Design cpu, start of the top module:
module cpu(
	input clk,rst,
	output [9:0] instr_Addr,
	input [15:0] instr,
	output reg [8:0] data_Addr,
	output reg [15:0] write_data,
	input [15:0] read_data,
	output write_enable
    );
clock: 110.0 ns
lec_check: 0
abc_area: 1
cap_margin: 40
core_margin: 2
core_utilization: 70
cts_cluster_diameter: 340
cts_cluster_size: 22
slew_margin: 20
run.sh (not shown) runs the stock make flow with config.mk's settings and CLKGATE_MAP_FILE=.
The baseline stopped in global routing.
Edit:
- ABC_AREA: 1 -> unset
- CAP_MARGIN: 40 -> 20
- CORE_UTILIZATION: 70 -> 58
- CTS_CLUSTER_DIAMETER: 340 -> unset
- CTS_CLUSTER_SIZE: 22 -> unset
- clock period: 110.0 -> 157.0 ns (I/O delays scaled with it)
This time the run finished but fails on max-capacitance violations, max-slew violations, negative setup slack.
Area after synthesis shrinks by 3.1%.
Die size grows by 17%.
Synthesized cell count shrinks by 15%.
Edit:
- CORE_UTILIZATION: 58 -> 40
- clock period: 157.0 -> 165.0 ns (I/O delays scaled with it)
The new run completed without violations.
Global-route usage falls by 13 points.
Utilization falls by 22 points.
Area after synthesis is unchanged.
Final cell count rises by 4.1%.
Via count falls by 7.1%.
Count of clock-buffer cells in the layout rises by 12.
Non-clock buffer count falls by 242.
Setup slack gains 5.9 ns.
Edit:
- CAP_MARGIN: 20 -> 15
- CORE_ASPECT_RATIO: unset -> 1.2
- CORE_UTILIZATION: 40 -> 58
- CTS_CLUSTER_DIAMETER: unset -> 153
- GPL_TIMING_DRIVEN: unset -> 1
- MIN_ROUTING_LAYER: unset -> met1
- SETUP_SLACK_MARGIN: unset -> -1.34
- clock period: 165.0 -> 100.0 ns (I/O delays scaled with it)
=>
- The changed run finished with negative setup slack left
- cell count grows by a few percent
- area after synthesis is unchanged
- clock skew decreases by 0.014 ns
- die size came out lower by a quarter to a third
- design area is higher by a little under a tenth
- non-clock buffer count rose by 1182


Starting RTL as in the previous note.
// cpu
module cpu(
	input clk,rst,
	output [9:0] instr_Addr,
	input [15:0] instr,
	output reg [8:0] data_Addr,
	output reg [15:0] write_data,
	input [15:0] read_data,
	output write_enable
    );
make LEC_CHECK=0 ABC_AREA=0 CAP_MARGIN=20 CELL_PAD_IN_SITES_DETAIL_PLACEMENT=1 CORE_MARGIN=2 CORE_UTILIZATION=54 CTS_CLUSTER_DIAMETER=228 GPL_ROUTABILITY_DRIVEN=1 GPL_TIMING_DRIVEN=0 HOLD_SLACK_MARGIN=0.17 MAX_ROUTING_LAYER=met4 MIN_ROUTING_LAYER=met2 PLACE_DENSITY_LB_ADDON=0.12 SLEW_MARGIN=20 TNS_END_PERCENT=75 finish   # period 165.0 ns
The baseline aborted during global routing, error GRT-0116.
Edit:
Settings changed: ABC_AREA 0 to 1, CELL_PAD_IN_SITES_DETAIL_PLACEMENT 1 to unset, CORE_UTILIZATION 54 to 57, CTS_CLUSTER_DIAMETER 228 to 225, CTS_CLUSTER_SIZE set to 98, GPL_ROUTABILITY_DRIVEN 1 to unset, GPL_TIMING_DRIVEN 0 to unset, HOLD_SLACK_MARGIN 0.17 to unset, MAX_ROUTING_LAYER met4 to unset, MIN_ROUTING_LAYER met2 to unset, PLACE_DENSITY_LB_ADDON 0.12 to 0.0, TNS_END_PERCENT 75 to unset.
Clock period 165.0 ns to 114.0 ns, I/O delays scaled along.
Outcome: The new run died in global routing. Synthesized cell count is higher by 17%. Die area is lower by 2.2%. Synthesized area is higher by 3.2%.
Edit:
Settings changed: ABC_AREA 1 to unset, CORE_UTILIZATION 57 to 58, CTS_CLUSTER_DIAMETER 225 to unset, CTS_CLUSTER_SIZE 98 to unset, PLACE_DENSITY_LB_ADDON 0.0 to unset.
Clock period 114.0 ns to 135.0 ns, I/O delays scaled along.
What happened: The new run failed in global routing, error ODB-0269. Die size went down by 4.8%. Synthesized cell count went down by 15%. Synthesized area went down by 3.1%.
Edit:
Settings changed: CAP_MARGIN 20 to 15, CORE_ASPECT_RATIO set to 1.2, CORE_UTILIZATION 58 to 72, CTS_CLUSTER_DIAMETER set to 198, GPL_TIMING_DRIVEN set to 1, MIN_ROUTING_LAYER set to met1, SETUP_SLACK_MARGIN set to -1.34.
Clock period 135.0 ns to 116.0 ns, I/O delays scaled along.
Result: The changed run ended with an error in global routing. Die size decreases by about a fifth. Synthesized cell count is unchanged. Area after synthesis does not change.
